== job 9783 ==
// archon_top
module archon_top (
    input wire clk,
    input wire reset,  
    input wire [15:0] external_entropy_in,  
    input wire [7:0] analog_entropy_raw,    
    input wire [1:0] ml_predicted_action,  
    input wire ml_risk_flag_top,           
    input wire manual_lock_top,            
    input wire analog_lock_override,
    input wire analog_flush_override,
    input wire quantum_override_signal,  
    input wire [1:0] mission_profile,          
    input wire override_authentication_valid,  
    input wire [7:0] entropy_threshold_fsm,    
    output wire [3:0] cpu_debug_pc,
    output wire [15:0] cpu_debug_instr,
    output wire cpu_debug_stall,
    output wire cpu_debug_flush,
    output wire cpu_debug_lock,
    output wire [7:0] cpu_debug_fsm_entropy_log,
    output wire [2:0] cpu_debug_fsm_instr_type_log,
    output wire cpu_debug_hazard_flag,
    output wire [1:0] cpu_debug_fsm_state,
    output wire cpu_debug_shock_detected,
    output wire [1:0] cpu_debug_classified_entropy,
    output wire system_enable_fire_pulse  
);
    wire archon_top_internal_hazard_to_cpu = 1'b0;  
    pipeline_cpu u_pipeline_cpu (
        .clk(clk),
        .reset(reset),
        .external_entropy_in(external_entropy_in),
        .analog_entropy_raw_in(analog_entropy_raw),
        .ml_predicted_action(ml_predicted_action),  
        .ml_risk_flag_in(ml_risk_flag_top),
        .manual_lock_in(manual_lock_top),
  ...
For scale: ~3200 cells after synthesis, ~85 I/O pins, ~26000 sq um of cells after synthesis.
clock: 9.96 ns
lec_check: 0
abc_area: 1
cap_margin: 15
core_aspect_ratio: 0.95
core_margin: 2
core_utilization: 72
cts_cluster_size: 15
max_routing_layer: met4
place_density_lb_addon: 0.06
setup_slack_margin: 0.93
slew_margin: 15
tns_end_percent: 95
run.sh (not shown) runs the stock make flow with config.mk's settings and CLKGATE_MAP_FILE=.
No crash in job 9783: every stage finished, but the layout fails its final checks due to negative setup slack.
### job 9783 -> job 5165
- a deleted PLACE_DENSITY_LB_ADDON that had been 0.06
- a deleted TNS_END_PERCENT that had been 95
- a deleted CORE_ASPECT_RATIO that had been 0.95
- a deleted ABC_AREA that had been 1
- a change of SLEW_MARGIN from 15 to 20
- a deleted SETUP_SLACK_MARGIN that had been 0.93
- a deleted MAX_ROUTING_LAYER that had been met4
- a deleted CTS_CLUSTER_SIZE that had been 15
- a change of the clock period (ns, I/O delays scaled along) from 9.96 to 11.0
[summary]
- Not one of job 5165 and job 9783 finished clean.
- What the final checks of job 9783 revealed, after a flow that finished every stage, was a layout that fails on negative setup slack.
- The flow for job 5165 finished, though final verification flagged negative setup slack.
- Compared with job 9783, job 5165 shows a higher combinational fraction of the cell area.
- Measured against each other, job 5165 and job 9783 differ in final standard cell utilization of the core, the higher figure coming from job 9783.
- Diff job 9783 -> job 5165: met3 routed wirelength went down by about 40%, global routing met3 resource utilization went down by 4.4 points.
- Going from job 9783 to job 5165, area of the multi-input gates grows by about 13%.
- Diff job 9783 -> job 5165 | design area | up by a few percent
- Maximum clock path buffer count: job 5165 vs job 9783 identical
- Summary of job 5165 over job 9783: buffers inserted during post-CTS setup optimization -9; register share of the cell area down 0.82 points.
The following lists how job 4971 was set up differently from job 5165:
- changing CAP_MARGIN from 15 to 20
- changing CORE_UTILIZATION from 72 to 52
- changing the clock period (ns, I/O delays scaled along) from 11.0 to 9.88
## What came out
Diff job 4971..job 5165 | number of nets with antenna violations after routing | unchanged. Detailed route, job 4971 vs job 5165: via total lower for job 4971. Against job 5165, worst-case register-to-register setup slack in job 4971 came out better. Delta (job 4971 minus job 5165): met2 wire length shows a reduction of about 3.4%; sum of routed wire length over all layers shows a reduction of about 1%; final area shows an increase of 1.6%; synthesized cell count shows no meaningful change. [job 4971] flow finished | final checks: failed | reasons: negative setup slack.
The following lists how job 6562 was set up differently from job 4971:
- ABC_AREA newly set to 1
- PLACE_DENSITY_LB_ADDON newly set to 0.06
- CORE_UTILIZATION changed from 52 to 71
- SETUP_SLACK_MARGIN newly set to 2.49
- CTS_CLUSTER_DIAMETER newly set to 40
- CTS_CLUSTER_SIZE newly set to 72
## What came out
- Across job 6562 and job 4971, no clean finish was achieved.
- The final report for job 4971 shows a completed flow and a layout that fails verification, specifically negative setup slack.
- From the logs: job 6562 reached the end of the flow and failed the layout checks with negative setup slack.
- Changes observed in job 6562 relative to job 4971: worst clock skew dropped 0.011 ns; post-synth net total increased by 356 relative to the old numbers.
- First-iteration DRC count: job 6562 higher than job 4971
- The count of multi-input gates in job 6562 is 1.09 times that in job 4971.
- Detailed-route vias per instance ended up 4.4% higher on job 6562 than on job 4971.
- As of job 6562, detailed-routing wirelength on met1 had fallen by more than 10% compared to job 4971.
- Job 6562 — layout buffer count excluding clock buffers about 2.3% higher, job 4971 as reference
- On wire length of the first global-routing pass, job 6562 and job 4971 are basically level.


## run 1
Starting RTL as in the previous note.
==> flow/design.v (excerpt) <==
module archon_top (
    input wire clk,
    input wire reset,  
    input wire [15:0] external_entropy_in,  
    input wire [7:0] analog_entropy_raw,    
    input wire [1:0] ml_predicted_action,  
    input wire ml_risk_flag_top,           
    input wire manual_lock_top,            
    input wire analog_lock_override,
    input wire analog_flush_override,
    input wire quantum_override_signal,  
    input wire [1:0] mission_profile,          
    input wire override_authentication_valid,  
    input wire [7:0] entropy_threshold_fsm,    
    output wire [3:0] cpu_debug_pc,
    output wire [15:0] cpu_debug_instr,
    output wire cpu_debug_stall,
    output wire cpu_debug_flush,
    output wire cpu_debug_lock,
    output wire [7:0] cpu_debug_fsm_entropy_log,
    output wire [2:0] cpu_debug_fsm_instr_type_log,
    output wire cpu_debug_hazard_flag,
    output wire [1:0] cpu_debug_fsm_state,
    output wire cpu_debug_shock_detected,
    output wire [1:0] cpu_debug_classified_entropy,
    output wire system_enable_fire_pulse  
);
make LEC_CHECK=0 CAP_MARGIN=20 CORE_MARGIN=2 CORE_UTILIZATION=72 CTS_CLUSTER_DIAMETER=366 CTS_CLUSTER_SIZE=13 SLEW_MARGIN=20 finish   # period 6.22 ns
Run 1 finished all stages; however, its layout fails the closing checks, the failures being negative setup slack.
### run 1 -> run 2
# run 1
export LEC_CHECK = 0
export CAP_MARGIN = 20
export CORE_MARGIN = 2
export CORE_UTILIZATION = 72
export CTS_CLUSTER_DIAMETER = 366
export CTS_CLUSTER_SIZE = 13
export SLEW_MARGIN = 20
create_clock -name core_clock -period 6.22 [get_ports {clk}]
# run 2
export LEC_CHECK = 0
export CAP_MARGIN = 20
export CORE_MARGIN = 2
export CORE_UTILIZATION = 72
export CTS_CLUSTER_SIZE = 13
export SETUP_SLACK_MARGIN = 0.94
export SLEW_MARGIN = 20
create_clock -name core_clock -period 6.22 [get_ports {clk}]
==> comparison <==
- Finished, but not clean: run 2, with negative setup slack.
- The register-to-register slack of run 2 falls short of that of run 1 by 0.05 ns.
- Changes observed in run 2 relative to run 1: total routing resource utilization after global routing increased by 0.92 points relative to the old numbers; number of nets in the layout stayed essentially flat.
The following lists how run 3 was set up differently from run 2:
# run 2
export LEC_CHECK = 0
export CAP_MARGIN = 20
export CORE_MARGIN = 2
export CORE_UTILIZATION = 72
export CTS_CLUSTER_SIZE = 13
export SETUP_SLACK_MARGIN = 0.94
export SLEW_MARGIN = 20
create_clock -name core_clock -period 6.22 [get_ports {clk}]
# run 3
export LEC_CHECK = 0
export CAP_MARGIN = 20
export CORE_MARGIN = 2
export CORE_UTILIZATION = 52
export SLEW_MARGIN = 20
create_clock -name core_clock -period 10.1 [get_ports {clk}]
--- outcome ---
Run 3 ran in full, but the layout does not pass; the checks complain about negative setup slack. Row die area: run 3 higher / run 2 lower. Looking at via count, run 3 sits 2201 below run 2. Summary — length of the first detailed-routing pass in iterations, run 3 relative to run 2: lower, by 1.
